==> flow/design.v (excerpt) <==
module mainModule(
		input clk, input reset,
		output [31:0] imem_addr, input [31:0] imem_data,
		output wb_alu_we, output [2:0] wb_alu_rd, output [31:0] wb_alu_data,
		output wb_mem_we, output [2:0] wb_mem_rd, output [7:0] wb_mem_data,
		output [3:0] flags
	);
	wire IF_flush, ID_flush, EX_flush; 
	wire pcWrite, p1_pipeline_regWrite;
	wire p2_pipeline_regWrite, p2_pipeline_stall;
	wire hu_pcWrite, hu_p1_regWrite, hu_stall;
	wire p3_pipeline_regWrite = 1'b1;
	wire [1:0]  f_mem_reg_rn_sel, f_alu_reg_rm_sel, f_alu_reg_rn_sel;	 
	wire [1:0] f_mem_reg_rd_sel;
	wire f_memStage_mem_rd_sel;
	wire [31:0] p2_pc_branchTarget, pc_jumpTarget; 
	wire [1:0] pcSrc;
	wire [15:0] p1_aluInstr, p1_memInstr;  
	wire [31:0] p1_pc_plus4;
	IFStage the_IFStage(
		clk, reset, p1_pipeline_regWrite, IF_flush, 
		pcWrite, 	p2_pc_branchTarget, pc_jumpTarget, 
		pcSrc,  
		p1_aluInstr, p1_memInstr, p1_pc_plus4,
		imem_addr, imem_data
	);
	wire p2_memRead, p2_memWrite, p2_alu_regWrite, p2_mem_regWrite, p2_flag_regWrite;
	wire p2_aluOp, p2_aluSrcB;
	wire p2_isBranch, p2_isJump; 
	wire p3_memRead, p3_memWrite, p3_alu_regWrite, p3_mem_regWrite;
	wire p4_alu_regWrite, p4_mem_regWrite;
	wire [2:0] p2_alu_rm, p2_alu_rn, p2_alu_rd, p2_mem_rn, p2_mem_rd;
	wire [2:0] p3_alu_rd, p3_mem_rd;
	wire [2:0] p4_alu_rd, p4_mem_rd;
	wire [31:0] p2_alu_reg_rm, p2_alu_reg_rn, p2_mem_reg_rn, p2_mem_reg_rd;  
	wire [31:0] p2_alu_imm, p2_memOffset;
	wire [7:0] p3_mem_reg_rd;
  ...
Size in the first run: roughly 4400 cells after synthesis, ~620 flip-flops, roughly 34000 um^2 of cells after synthesis.
export LEC_CHECK = 0
export CAP_MARGIN = 5
export CORE_MARGIN = 2
export CORE_UTILIZATION = 49
export CTS_CLUSTER_DIAMETER = 188
export GPL_ROUTABILITY_DRIVEN = 1
export HOLD_SLACK_MARGIN = -0.02
export PLACE_DENSITY = 0.6
export SLEW_MARGIN = 20
create_clock -name core_clock -period 5.98 [get_ports {clk}]
run.sh (not shown) runs the stock make flow with config.mk's settings and CLKGATE_MAP_FILE=.
The starting point finished with setup timing left.
Rerun with:
- CAP_MARGIN: 5 -> 20
- CORE_UTILIZATION: 49 -> 40
- CTS_CLUSTER_DIAMETER: 188 -> default
- GPL_ROUTABILITY_DRIVEN: 1 -> default
- HOLD_SLACK_MARGIN: -0.02 -> default
- clock period: 5.98 -> 8.25 ns (I/O delays scaled with it)
With this change the flow produced a clean layout.
Via count drops by 2.0%.
Final cell count rose by 0.72%.
Design area came out lower by 3.5%.
Worst setup slack is better by 0.49 ns.
Routed wire length hardly moves.
Sequential cell count stays the same.
Clock skew goes up by 0.0091 ns.
Synthesized cell count does not change.

Starting RTL as in the previous note.
Design mainModule, start of the top module:
module mainModule(
		input clk, input reset,
		output [31:0] imem_addr, input [31:0] imem_data,
		output wb_alu_we, output [2:0] wb_alu_rd, output [31:0] wb_alu_data,
		output wb_mem_we, output [2:0] wb_mem_rd, output [7:0] wb_mem_data,
		output [3:0] flags
	);
make LEC_CHECK=0 CAP_MARGIN=20 CELL_PAD_IN_SITES_DETAIL_PLACEMENT=0 CELL_PAD_IN_SITES_GLOBAL_PLACEMENT=0 CORE_ASPECT_RATIO=0.55 CORE_MARGIN=2 CORE_UTILIZATION=58 CTS_CLUSTER_DIAMETER=161 GPL_ROUTABILITY_DRIVEN=1 GPL_TIMING_DRIVEN=1 MAX_ROUTING_LAYER=met5 PLACE_DENSITY_LB_ADDON=0.2 SETUP_SLACK_MARGIN=3.47 SLEW_MARGIN=20 TNS_END_PERCENT=55 finish   # period 13.8 ns
The first run produced a clean layout.
Change:
==> flow/config.mk (replaced) <==
export PLATFORM = sky130hd
export DESIGN_NAME = mainModule
export DESIGN_NICKNAME = mainModule
export VERILOG_FILES = /design/flow/design.v
export SDC_FILE = /design/flow/constraint.sdc
export NUM_CORES = 4
export LEC_CHECK = 0
export CAP_MARGIN = 20
export CORE_MARGIN = 2
export CORE_UTILIZATION = 70
export CTS_CLUSTER_SIZE = 31
export SLEW_MARGIN = 20
==> flow/constraint.sdc (replaced) <==
create_clock -name core_clock -period 5.87 [get_ports {clk}]
set_input_delay 1.1740 -clock core_clock [delete_from_list [all_inputs] [get_ports {clk}]]
set_output_delay 1.1740 -clock core_clock [all_outputs]
set_load 0.01 [all_outputs]
Outcome: This time the run finished but fails on setup timing; combinational power is higher by well over a third; setup slack loses 6.0 ns; wire length goes down by a little under a tenth; power grows by well over a third; global-route usage rose by 5.4 points; cell count stays flat; count of clock-buffer cells in the layout went up by 16; synthesized cell count is unchanged; final area goes up by a few percent.
Change:
--- a/flow/config.mk
+++ b/flow/config.mk
@@ -8,5 +8,5 @@
 export CAP_MARGIN = 20
 export CORE_MARGIN = 2
-export CORE_UTILIZATION = 70
-export CTS_CLUSTER_SIZE = 31
+export CORE_UTILIZATION = 40
+export PLACE_DENSITY = 0.6
 export SLEW_MARGIN = 20
==> flow/constraint.sdc (replaced) <==
create_clock -name core_clock -period 10.0 [get_ports {clk}]
set_input_delay 2.0000 -clock core_clock [delete_from_list [all_inputs] [get_ports {clk}]]
set_output_delay 2.0000 -clock core_clock [all_outputs]
set_load 0.01 [all_outputs]
Effect:
- The changed run completed with no timing, DRC or antenna violations
- via count falls by 6.7%
- power shrinks by 42%
- worst hold slack gets worse by 0.0056 ns
- final cell count rises by 6.6%
Change:
==> flow/constraint.sdc (replaced) <==
create_clock -name core_clock -period 11.5 [get_ports {clk}]
set_input_delay 2.3000 -clock core_clock [delete_from_list [all_inputs] [get_ports {clk}]]
set_output_delay 2.3000 -clock core_clock [all_outputs]
set_load 0.01 [all_outputs]
Result:
- The changed run produced a clean layout
- routed wire length went up by 0.34%
- final area went down by 0.41%
- non-clock buffer count went down by 4
- die area does not change
- clock skew went down by 0.0098 ns

Starting RTL as in the previous note.
Settings: LEC_CHECK=0, CAP_MARGIN=25, CORE_MARGIN=6, CORE_UTILIZATION=33, CTS_CLUSTER_DIAMETER=190, GPL_ROUTABILITY_DRIVEN=0, MIN_ROUTING_LAYER=met1, SETUP_SLACK_MARGIN=-0.31, SLEW_MARGIN=40; clock period 5.08 ns.
The starting point produced a layout that fails on negative setup slack.
==> next run, changes <==
CAP_MARGIN = 20   (was 25)
CORE_MARGIN = 2   (was 6)
CORE_UTILIZATION = 72   (was 33)
CTS_CLUSTER_DIAMETER = not set   (was 190)
GPL_ROUTABILITY_DRIVEN = not set   (was 0)
MIN_ROUTING_LAYER = not set   (was met1)
PLACE_DENSITY = 0.66   (was not set)
SETUP_SLACK_MARGIN = not set   (was -0.31)
SLEW_MARGIN = 20   (was 40)
clock period = 5.78 ns   (was 5.08 ns; I/O delays follow)
After rerunning: The new run finished but failed the layout checks on negative setup slack; core utilization is higher by 42 points; routed wire length drops by 4.8%; combinational power fell by about 14%; cell count shrinks by about 15%; setup slack gets better by 0.53 ns; cell area goes down by 5.6%; total power went down by 12%; hold slack improved by 0.0042 ns.
==> next run, changes <==
CORE_UTILIZATION = 64   (was 72)
PLACE_DENSITY = not set   (was 0.66)
SETUP_SLACK_MARGIN = 1.98   (was not set)
clock period = 7.38 ns   (was 5.78 ns; I/O delays follow)
Result: Now the flow passed the timing, DRC and antenna checks. Setup slack gains 1.7 ns. Die size climbs by 12%. Total power decreases by 25%. Design area goes down by 1.6%. Utilization goes down by 10 points. Register-to-register slack improved by 1.7 ns. Sequential share of layout area is higher by 0.58 points.

mainModule again, from the RTL that the note above started with.
export LEC_CHECK = 0
export ABC_AREA = 1
export CAP_MARGIN = 20
export CORE_MARGIN = 2
export CORE_UTILIZATION = 72
export CTS_CLUSTER_DIAMETER = 381
export CTS_CLUSTER_SIZE = 16
export PLACE_DENSITY_LB_ADDON = 0.29
export SETUP_SLACK_MARGIN = -0.27
export SLEW_MARGIN = 20
create_clock -name core_clock -period 4.64 [get_ports {clk}]
The starting point finished with negative setup slack left.
Then changed:
- ABC_AREA: 1 -> unset
- CORE_UTILIZATION: 72 -> 55
- CTS_CLUSTER_DIAMETER: 381 -> unset
- CTS_CLUSTER_SIZE: 16 -> unset
- PLACE_DENSITY_LB_ADDON: 0.29 -> unset
- SETUP_SLACK_MARGIN: -0.27 -> unset
- clock period: 4.64 -> 4.58 ns (I/O delays scaled with it)
Outcome: The changed run completed and failed the layout checks on negative setup slack. Cell count is about the same. Power increases by well over a third. Routed wire length climbs slightly.
Then changed:
- CORE_UTILIZATION: 55 -> 70
- CTS_CLUSTER_SIZE: unset -> 31
- MAX_ROUTING_LAYER: unset -> met4
- SETUP_SLACK_MARGIN: unset -> 1.15
=>
- The changed run finished with negative setup slack left
- count of clock-buffer cells in the layout falls by 9
- fmax drops by 3.0%
- utilization grows by 20 points
- clock power hardly moves
- global-route usage climbs by 14 points
- wire length grows by about 8%
- cell area goes up by 1.5%
- die area drops by 21%
- flip-flop count stays the same
- cell count drops by 2.2%

Setup of try-zinc:
mainModule again, from the RTL that the note above started with.
==> flow/config.mk <==
export PLATFORM = sky130hd
export DESIGN_NAME = mainModule
export DESIGN_NICKNAME = mainModule
export VERILOG_FILES = /design/flow/design.v
export SDC_FILE = /design/flow/constraint.sdc
export NUM_CORES = 4
export LEC_CHECK = 0
export CAP_MARGIN = 20
export CELL_PAD_IN_SITES_GLOBAL_PLACEMENT = 0
export CORE_MARGIN = 2
export CORE_UTILIZATION = 72
export CTS_CLUSTER_DIAMETER = 245
export MAX_ROUTING_LAYER = met4
export MIN_ROUTING_LAYER = met1
export PLACE_DENSITY = 0.64
export SETUP_SLACK_MARGIN = 1.57
export SLEW_MARGIN = 20
==> flow/constraint.sdc <==
create_clock -name core_clock -period 5.95 [get_ports {clk}]
set_input_delay 1.1900 -clock core_clock [delete_from_list [all_inputs] [get_ports {clk}]]
set_output_delay 1.1900 -clock core_clock [all_outputs]
set_load 0.01 [all_outputs]
In try-zinc the implementation completed, yet the final layout does not meet the checks, the culprit being negative setup slack.
Relative to try-zinc, the following input files were edited for try-onyx:
- swapping 1.57 for -0.36 in SETUP_SLACK_MARGIN
- swapping 245 for 177 in CTS_CLUSTER_DIAMETER
- putting HOLD_SLACK_MARGIN at -0.08 where nothing was set
- swapping 5.95 for 4.58 in the clock period (ns, I/O delays scaled along)
### Flow results
In try-onyx the implementation completed, yet the final layout does not meet the checks, the culprit being negative setup slack. Final worst-path setup slack, try-onyx and try-zinc: higher on try-zinc. Fmax, try-onyx vs try-zinc: up by a few percent. try-onyx has per-cell via count in the routed design below what try-zinc had. Final critical-path required period: try-onyx < try-zinc. Diff try-zinc -> try-onyx: signed area change from the synthesized netlist to the final layout rose by 3.7 points, count of plain and timing-repair buffers shows an increase of about 53%, overall via count from detail_route rose by 1244, final worst-path cycle share higher.
Relative to try-onyx, the following input files were edited for try-amber:
- swapping 72 for 65 in CORE_UTILIZATION
- clearing SETUP_SLACK_MARGIN, which used to be -0.36
- clearing PLACE_DENSITY, which used to be 0.64
- putting TNS_END_PERCENT at 15 where nothing was set
- clearing MAX_ROUTING_LAYER, which used to be met4
- clearing HOLD_SLACK_MARGIN, which used to be -0.08
- swapping 177 for 245 in CTS_CLUSTER_DIAMETER
- swapping 4.58 for 3.34 in the clock period (ns, I/O delays scaled along)
try-amber: all stages done; final checks FAILED (negative setup slack).
try-amber ended up with a higher width of the die than try-onyx did.
[try-amber] initial standard-cell utilization of the core fell 6.9 points relative to try-onyx
Run comparison: try-amber critical path's slowest cell sky130_fd_sc_hd__or4_4; try-onyx critical path's slowest cell sky130_fd_sc_hd__or4_1
Between try-amber and try-onyx, it is try-amber whose clock-net power is higher, by 48%.
Changes observed in try-amber relative to try-onyx: power went up by about 40%, worst path setup slack after routing went down.
Compared with try-onyx, try-amber ends up with a larger final cell area.
try-amber against try-onyx; buffer count excluding the clock tree in the final layout is up by more than 10%.
Cmp try-amber vs try-onyx: largest net degree at the start of global routing lower in try-amber
#### Input delta (try-garnet over try-amber)
- setting PLACE_DENSITY to 0.64 for the first time
- removing TNS_END_PERCENT (formerly 15)
- changing CORE_UTILIZATION from 65 to 70
- setting MAX_ROUTING_LAYER to met4 for the first time
- changing the clock period (ns, I/O delays scaled along) from 3.34 to 4.82
Notes after the runs:
[flow] try-garnet | stages: complete | final checks: fail | reason: negative setup slack. After detailed routing, try-amber needs more wire than try-garnet. try-garnet ended with more post-route worst setup slack than try-amber. Cmp try-amber and try-garnet / maximum number of pins on one net before global-route repair / higher: try-amber. As far as number of cell instances after yosys synthesis is concerned, try-garnet and try-amber perform about the same. Between try-amber and try-garnet, placed cell count decreased. Run comparison: try-garnet launching element of the worst setup path theIDStage.p2.reg_alu_rn.d0.q; try-amber launching element of the worst setup path theIDStage.p2.reg_alu_rn.d1.q. In the tables for try-amber and try-garnet, net switching share of the total power reads lower with try-amber. Per the comparison of try-garnet with try-amber, maximum clock frequency has increased, die outline area has decreased. What try-amber reported for critical path depth has to be multiplied by 0.66 to get the figure for try-garnet. On clock share of power, the lower figure sits with try-garnet, not try-amber.
Power and IR drop assume default switching activity.
